==> flow/design.v (excerpt) <==
module booth_walloc# (parameter COMPUTER_WIDTH=32,parameter WIDTH =COMPUTER_WIDTH+2)
(
  input               clk           ,
  input               reset         ,
  input  [COMPUTER_WIDTH:0] src1,
  input  [COMPUTER_WIDTH:0] src2,
  input         in_valid,
  output reg    in_ready,
  output reg    out_valid,
  output [COMPUTER_WIDTH*2-1:0] result
);
reg [WIDTH-1:0] multiplier;
reg [WIDTH*2-1:0] multiplicand;
reg first_doing;
wire ready_to_doing;
assign ready_to_doing = in_ready && in_valid;
always@(posedge clk ) begin
      if (reset ) begin
        in_ready <=1'b0;
      end
      else begin
        in_ready<=1'b1;
      end
      if (ready_to_doing) begin
        first_doing<=1'b1;
      end
      else begin
        first_doing <= 1'b0;
      end
      out_valid <= first_doing;
end
always @(posedge clk ) begin
  if (ready_to_doing) begin
    multiplicand <= {{WIDTH{src1[COMPUTER_WIDTH]}},src1};
    multiplier <= {src2[COMPUTER_WIDTH],src2};
  end
end
wire [1155:0] part_group;
wire [16:0]   part_cout;
booth_partial part0 (.x_src (multiplicand), .y_src({multiplier[1:0],1'b0}), 
                        .p_result (part_group[67:0]), .cout(part_cout[0]));
genvar x;
generate for ( x =1;x<17;x=x+1) begin : gen_walloc_partial
booth_partial part (
                    .x_src ({multiplicand[2*WIDTH-1-2*x:0],
                    {2*x{1'b0}}}), 
                    .y_src({multiplier[(x+1)*2-1:x*2-1]}), 
  ...
Size in the first run: roughly 4600 cells after synthesis, about 200 flip-flops, ~140 I/O pins.
clock: 5.33 ns
lec_check: 0
abc_area: 0
cap_margin: 20
core_aspect_ratio: 1.64
core_margin: 2
core_utilization: 54
cts_cluster_diameter: 189
cts_cluster_size: 41
gpl_routability_driven: 1
max_routing_layer: met5
min_routing_layer: met1
place_density_lb_addon: 0.28
slew_margin: 20
tns_end_percent: 5
run.sh (not shown) runs the stock make flow with config.mk's settings and CLKGATE_MAP_FILE=.
The first run completed and failed the layout checks on negative setup slack.
==> next run, changes <==
Settings changed: ABC_AREA 0 to default, CORE_ASPECT_RATIO 1.64 to default, CORE_UTILIZATION 54 to 40, CTS_CLUSTER_DIAMETER 189 to default, CTS_CLUSTER_SIZE 41 to default, GPL_ROUTABILITY_DRIVEN 1 to default, MAX_ROUTING_LAYER met5 to default, MIN_ROUTING_LAYER met1 to default, PLACE_DENSITY_LB_ADDON 0.28 to default, TNS_END_PERCENT 5 to default.
Clock period 5.33 ns to 7.5 ns, I/O delays scaled along.
Effect:
- The new run completed without violations
- setup slack gets better by 820 ps
- register-to-register slack gets better by 1200 ps
- cell count rose by 4.9%
- via count fell by 3.2%
- global-route usage fell by 9.9 points
- clock-buffer cell count stays the same
- die area rose by 34%
- synthesized cell count stays the same
- total power fell by 31%

---

Starting RTL as in the previous note.
clock: 4.98 ns
lec_check: 0
abc_area: 1
cap_margin: 0
core_aspect_ratio: 0.72
core_margin: 2
core_utilization: 72
cts_cluster_diameter: 190
cts_cluster_size: 14
hold_slack_margin: 0.27
slew_margin: 20
The first run did not get past global routing (5_1_grt).
Edit:
- ABC_AREA: 1 -> unset
- CAP_MARGIN: 0 -> 20
- CORE_ASPECT_RATIO: 0.72 -> unset
- CORE_UTILIZATION: 72 -> 40
- CTS_CLUSTER_DIAMETER: 190 -> unset
- CTS_CLUSTER_SIZE: 14 -> unset
- HOLD_SLACK_MARGIN: 0.27 -> unset
- clock period: 4.98 -> 6.67 ns (I/O delays scaled with it)
- The changed run ran to the end with no violations
- die size rises by about 80%
- area after synthesis rises by about 0.7%
- synthesized cell count drops by 12%
Edit:
- CELL_PAD_IN_SITES_DETAIL_PLACEMENT: unset -> 2
- CORE_MARGIN: 2 -> 5
- GPL_ROUTABILITY_DRIVEN: unset -> 0
- clock period: 6.67 -> 7.5 ns (I/O delays scaled with it)
Synthesized area does not change.
Wire length climbs by about 60%.
Non-clock buffer count drops by 66.
Final area drops by about 1.3%.
Core utilization drops by 0.63 points.
Clock power drops by about 10%.
Via count climbs by about 23%.
Global-route usage climbs by 13 points.
Setup slack got worse by 0.0037 ns.
Edit:
- CAP_MARGIN: 20 -> 25
- CORE_MARGIN: 5 -> 2
- CTS_CLUSTER_DIAMETER: unset -> 306
- GPL_ROUTABILITY_DRIVEN: 0 -> unset
- GPL_TIMING_DRIVEN: unset -> 0
- MAX_ROUTING_LAYER: unset -> met4
- PLACE_DENSITY_LB_ADDON: unset -> 0.22
- TNS_END_PERCENT: unset -> 15
The new run ran to the end with violations: max-capacitance violations, max-slew violations, negative setup slack; non-clock buffer count goes up by 407; sequential power fell slightly; via count is higher by a little under a tenth; power is higher slightly; routed wire length went up by a quarter to a third; final area came out higher by a few percent; setup slack degrades by 0.54 ns; synthesized area is unchanged; clock-buffer cell count stays the same; utilization went up by 1.8 points; worst hold slack gains 0.11 ns.

---

booth_walloc again, from the RTL that the note above started with.
clock: 4.98 ns
lec_check: 0
abc_area: 1
cap_margin: 0
core_margin: 2
core_utilization: 72
cts_cluster_diameter: 190
cts_cluster_size: 14
slew_margin: 20
The first run never finished: it broke off in 5_1_grt, error GRT-0232.
Next try:
==> flow/config.mk (replaced) <==
export PLATFORM = sky130hd
export DESIGN_NAME = booth_walloc
export DESIGN_NICKNAME = booth_walloc
export VERILOG_FILES = /design/flow/design.v
export SDC_FILE = /design/flow/constraint.sdc
export NUM_CORES = 4
export LEC_CHECK = 0
export CAP_MARGIN = 20
export CORE_MARGIN = 2
export CORE_UTILIZATION = 59
export SLEW_MARGIN = 20
export TNS_END_PERCENT = 10
==> flow/constraint.sdc (replaced) <==
create_clock -name core_clock -period 4.59 [get_ports {clk}]
set_input_delay 0.9180 -clock core_clock [delete_from_list [all_inputs] [get_ports {clk}]]
set_output_delay 0.9180 -clock core_clock [all_outputs]
set_load 0.01 [all_outputs]
What happened:
- With this change the flow finished but failed the layout checks on setup timing
- die size goes up by 23%
- synthesized cell count goes down by 12%
- area after synthesis goes up by 0.71%
Next try:
--- a/flow/config.mk
+++ b/flow/config.mk
@@ -8,5 +8,6 @@
 export CAP_MARGIN = 20
 export CORE_MARGIN = 2
-export CORE_UTILIZATION = 59
+export CORE_UTILIZATION = 56
+export CTS_CLUSTER_SIZE = 62
 export SLEW_MARGIN = 20
-export TNS_END_PERCENT = 10
+export TNS_END_PERCENT = 5
==> flow/constraint.sdc (replaced) <==
create_clock -name core_clock -period 6.4 [get_ports {clk}]
set_input_delay 1.2800 -clock core_clock [delete_from_list [all_inputs] [get_ports {clk}]]
set_output_delay 1.2800 -clock core_clock [all_outputs]
set_load 0.01 [all_outputs]
Now the flow passed the timing, DRC and antenna checks; global-route usage falls by 3.0 points; total power decreases by 31%; hold slack stays flat; die size grows by 5.3%; setup slack improved by 0.79 ns; register-to-register slack gains 1.2 ns; combinational power decreases by 32%; cell count went down by 9.2%; design area shrinks by 15%.
Next try:
--- a/flow/config.mk
+++ b/flow/config.mk
@@ -8,6 +8,6 @@
 export CAP_MARGIN = 20
 export CORE_MARGIN = 2
-export CORE_UTILIZATION = 56
-export CTS_CLUSTER_SIZE = 62
+export CORE_UTILIZATION = 65
+export CTS_CLUSTER_DIAMETER = 228
+export CTS_CLUSTER_SIZE = 100
 export SLEW_MARGIN = 20
-export TNS_END_PERCENT = 5
==> flow/constraint.sdc (replaced) <==
create_clock -name core_clock -period 7.5 [get_ports {clk}]
set_input_delay 1.5000 -clock core_clock [delete_from_list [all_inputs] [get_ports {clk}]]
set_output_delay 1.5000 -clock core_clock [all_outputs]
set_load 0.01 [all_outputs]
The new run ran to the end with no violations.
Sequential share of layout area went up by 0.23 points.
Utilization went up by 8.5 points.
Total power decreases by 17%.
Wire length came out lower by 1.9%.
Via count went up by 2.4%.
Synthesized cell count is unchanged.
Die size goes down by 14%.
Global-route usage increases by 5.0 points.
Setup slack improves by 0.47 ns.

---

Starting RTL as in the previous note.
## booth_walloc
module booth_walloc# (parameter COMPUTER_WIDTH=32,parameter WIDTH =COMPUTER_WIDTH+2)
(
  input               clk           ,
  input               reset         ,
  input  [COMPUTER_WIDTH:0] src1,
  input  [COMPUTER_WIDTH:0] src2,
  input         in_valid,
  output reg    in_ready,
  output reg    out_valid,
  output [COMPUTER_WIDTH*2-1:0] result
);
Settings: LEC_CHECK=0, CAP_MARGIN=25, CELL_PAD_IN_SITES_DETAIL_PLACEMENT=2, CORE_MARGIN=2, CORE_UTILIZATION=40, CTS_CLUSTER_DIAMETER=306, GPL_TIMING_DRIVEN=0, HOLD_SLACK_MARGIN=0.19, MAX_ROUTING_LAYER=met4, PLACE_DENSITY_LB_ADDON=0.22, SLEW_MARGIN=30, TNS_END_PERCENT=15; clock period 5.06 ns.
The first run aborted during global routing with GRT-0232.
Rerun with:
- CAP_MARGIN: 25 -> 20
- CELL_PAD_IN_SITES_DETAIL_PLACEMENT: 2 -> not set
- CORE_UTILIZATION: 40 -> 70
- CTS_CLUSTER_DIAMETER: 306 -> not set
- CTS_CLUSTER_SIZE: not set -> 53
- GPL_TIMING_DRIVEN: 0 -> not set
- HOLD_SLACK_MARGIN: 0.19 -> not set
- PLACE_DENSITY_LB_ADDON: 0.22 -> not set
- SLEW_MARGIN: 30 -> 20
- TNS_END_PERCENT: 15 -> 70
- clock period: 5.06 -> 5.17 ns (I/O delays scaled with it)
After rerunning: The changed run finished but failed the layout checks on negative setup slack. Die area decreases by well over a third. Synthesized area does not change. Synthesized cell count stays the same.
Rerun with:
- CORE_UTILIZATION: 70 -> 59
- CTS_CLUSTER_SIZE: 53 -> not set
- MAX_ROUTING_LAYER: met4 -> not set
- SETUP_SLACK_MARGIN: not set -> 1.31
- TNS_END_PERCENT: 70 -> not set
- clock period: 5.17 -> 5.07 ns (I/O delays scaled with it)
The new run finished with negative setup slack left.
Sequential power rose slightly.
Utilization fell by 6.9 points.
Sequential share of layout area fell by 0.94 points.
Synthesized area does not change.
Non-clock buffer count rose by 138.
Die size rose by about a fifth.
Setup slack improved by 0.061 ns.
Cell area rose by a little under a tenth.
Total power rose by a few percent.
Count of clock-buffer cells in the layout does not change.
Rerun with:
- CORE_UTILIZATION: 59 -> 36
- CTS_CLUSTER_DIAMETER: not set -> 307
- CTS_CLUSTER_SIZE: not set -> 100
- SETUP_SLACK_MARGIN: 1.31 -> not set
- TNS_END_PERCENT: not set -> 15
- clock period: 5.07 -> 7.5 ns (I/O delays scaled with it)
This time the run went through all stages and came out clean. Wire length decreases by 6.9%. Worst setup slack improved by 0.86 ns. Power decreases by 37%. Area after synthesis is unchanged. Clock-buffer cell count does not change. Synthesized cell count is unchanged. Cell area decreases by 13%. Non-clock buffer count decreases by 392.
Rerun with:
- CORE_UTILIZATION: 36 -> 67
- CTS_CLUSTER_DIAMETER: 307 -> 279
- PLACE_DENSITY: not set -> 0.37
- TNS_END_PERCENT: 15 -> not set
- clock period: 7.5 -> 6.85 ns (I/O delays scaled with it)
Effect: Wire length is lower by 7.1%. Final cell count falls by 11%. Core utilization rises by 33 points. Power came out higher by 8.1%. Global-route usage rises by 19 points. Die size decreases by 46%. Synthesized area stays the same.
Rerun with:
- ABC_AREA: not set -> 1
- CORE_UTILIZATION: 67 -> 72
- SETUP_SLACK_MARGIN: not set -> 1.05
- TNS_END_PERCENT: not set -> 5
- clock period: 6.85 -> 5.0 ns (I/O delays scaled with it)
Outcome:
- With this change the flow died in global routing (GRT-0232)
- area after synthesis goes down by 0.71%
- die size goes down by about 7.5%
- synthesized cell count goes up by 13%
No activity file was given, so power comes from the tool's default toggle rates.
